== juniper ==
## axi4_slave
module axi4_slave #(
    parameter int          NUM_REGS   = 4     ,
    parameter integer      ID_WIDTH   = 4     ,
    parameter integer      ADDR_WIDTH = 32    ,
    parameter integer      DATA_WIDTH = 32    ,
    parameter logic [31:0] BASE_ADDR  = 32'h0
)(
    input  logic                     ACLK,
    input  logic                     ARESETN,
    input  logic [ID_WIDTH-1:0]       S_AXI_AWID     ,
    input  logic [ADDR_WIDTH-1:0]     S_AXI_AWADDR   ,
    input  logic [7:0]                S_AXI_AWLEN    ,
    input  logic [2:0]                S_AXI_AWSIZE   ,
    input  logic [1:0]                S_AXI_AWBURST  ,
    input  logic                      S_AXI_AWVALID  ,
    output logic                      S_AXI_AWREADY  ,
    input  logic [DATA_WIDTH-1:0]     S_AXI_WDATA    ,
    input  logic [(DATA_WIDTH/8)-1:0] S_AXI_WSTRB    ,
    input  logic                      S_AXI_WLAST    ,
    input  logic                      S_AXI_WVALID   ,
    output logic                      S_AXI_WREADY   ,
    output logic [ID_WIDTH-1:0]       S_AXI_BID      ,
    output logic [1:0]                S_AXI_BRESP    ,
    output logic                      S_AXI_BVALID   ,
    input  logic                      S_AXI_BREADY   ,
    input  logic [ID_WIDTH-1:0  ]     S_AXI_ARID     ,
    input  logic [ADDR_WIDTH-1:0]     S_AXI_ARADDR   ,
    input  logic [7:0]                S_AXI_ARLEN    ,
    input  logic [2:0]                S_AXI_ARSIZE   ,
    input  logic [1:0]                S_AXI_ARBURST  ,
    input  logic                      S_AXI_ARVALID  ,
    output logic                      S_AXI_ARREADY  ,
    output logic [ID_WIDTH-1:0  ]     S_AXI_RID      ,
    output logic [DATA_WIDTH-1:0]     S_AXI_RDATA    ,
    output logic [1:0]                S_AXI_RRESP    ,
    output logic                      S_AXI_RLAST    ,
    output logic                      S_AXI_RVALID   ,
    input  logic                      S_AXI_RREADY   ,
    output logic                      write_en        ,
    output logic                      read_en
);
==> flow/config.mk <==
export PLATFORM = sky130hd
export DESIGN_NAME = axi4_slave
export DESIGN_NICKNAME = axi4_slave
export VERILOG_FILES = /design/flow/design.v
export SDC_FILE = /design/flow/constraint.sdc
export NUM_CORES = 4
export LEC_CHECK = 0
export ABC_AREA = 1
export CAP_MARGIN = 5
export CELL_PAD_IN_SITES_GLOBAL_PLACEMENT = 0
export CORE_MARGIN = 2
export CORE_UTILIZATION = 72
export CTS_CLUSTER_DIAMETER = 352
export CTS_CLUSTER_SIZE = 38
export GPL_TIMING_DRIVEN = 1
export MAX_ROUTING_LAYER = met4
export MIN_ROUTING_LAYER = met1
export PLACE_DENSITY = 0.62
export SETUP_SLACK_MARGIN = -2.0
export SLEW_MARGIN = 20
export TNS_END_PERCENT = 75
==> flow/constraint.sdc <==
create_clock -name core_clock -period 86.1 [get_ports {ACLK}]
set_input_delay 17.2200 -clock core_clock [delete_from_list [all_inputs] [get_ports {ACLK}]]
set_output_delay 17.2200 -clock core_clock [all_outputs]
set_load 0.01 [all_outputs]
run.sh (not shown) runs the stock make flow with config.mk's settings and CLKGATE_MAP_FILE=.
FAIL juniper @ global routing (5_1_grt): tool exited with error
#### Input delta (pepper over juniper)
- MIN_ROUTING_LAYER: met1 -> unset
- CAP_MARGIN: 5 -> 20
- CTS_CLUSTER_DIAMETER: 352 -> unset
- PLACE_DENSITY: 0.62 -> unset
- TNS_END_PERCENT: 75 -> unset
- CTS_CLUSTER_SIZE: 38 -> unset
- SETUP_SLACK_MARGIN: -2.0 -> unset
- ABC_AREA: 1 -> unset
- CELL_PAD_IN_SITES_GLOBAL_PLACEMENT: 0 -> unset
- GPL_TIMING_DRIVEN: 1 -> unset
- MAX_ROUTING_LAYER: met4 -> unset
- CORE_UTILIZATION: 72 -> 58
- the clock period (ns, I/O delays scaled along): 86.1 -> 137.0
--- outcome ---
pepper reached the end of the flow, and the finished layout is clean on the timing, DRC and antenna checks.
pepper reports a lower estimated wirelength of the detail-placed design than juniper does.
pepper: share of synthesized area occupied by flip-flops and latches 1.4 points above juniper
Die size: pepper exceeds juniper
Re synthesized cell count: juniper and pepper aren't equal, and the higher value belongs to juniper.
pepper vs. juniper: number of CTS-inserted buffers went up by 17.
Sort juniper and pepper by net count after synthesis asc -> top: pepper
### pepper -> ember
- a change of CORE_UTILIZATION from 58 to 40
- an added PLACE_DENSITY of 0.6
- a change of the clock period (ns, I/O delays scaled along) from 137.0 to 269.0
==> comparison <==
ember: worst setup slack after placement higher than pepper
On area fraction of clock buffers and clock inverters, ember and pepper are neck and neck.
ember vs pepper: first-pass GRT wire length up
Final non-filler cell total delta for ember relative to pepper: about 6.4% higher
All-layer global routing usage, ember and pepper: larger value in pepper
ember against pepper: number of instances in the placed design up 631, length in cells of the worst reg-to-reg path -28.
Between ember and pepper, the difference in layout overhead on the synthesized area is negligible.
--- input diff ember..yarrow ---
- putting ABC_AREA at 1 where nothing was set
- swapping 40 for 64 in CORE_UTILIZATION
- swapping 269.0 for 168.0 in the clock period (ns, I/O delays scaled along)
==> results <==
Number of tapcells (yarrow over ember): decrease, 30%
Slowest stage cell on the critical path = inv_1: yarrow; slowest stage cell on the critical path = or4_1: ember
When yarrow is measured against ember, its number of standard cells after synthesis turns out 2,930 higher.
When yarrow is measured against ember, its die area turns out 29% lower.
Looking at endpoint of the worst setup timing path, the rd_wrap_end_latch[11] result is from yarrow; the wr_wrap_end_latch[11] one comes from ember.
Non-clock buffer count: lower on yarrow
Wire: yarrow routes more than ember
Taking ember as 1.0, yarrow lands at 0.843 on vertical extent of the die.
#### Input delta (indigo over yarrow)
- clearing PLACE_DENSITY, which used to be 0.6
- putting MAX_ROUTING_LAYER at met4 where nothing was set
- swapping 64 for 58 in CORE_UTILIZATION
- putting TNS_END_PERCENT at 5 where nothing was set
- swapping 168.0 for 93.5 in the clock period (ns, I/O delays scaled along)
--- outcome ---
As far as area after synthesis is concerned, indigo and yarrow perform about the same. The run showing the greater chip area is indigo. indigo ended up with a lower final setup slack of the worst path than yarrow did. Compared to yarrow, indigo has part of the cycle the worst path needs 19 points higher.
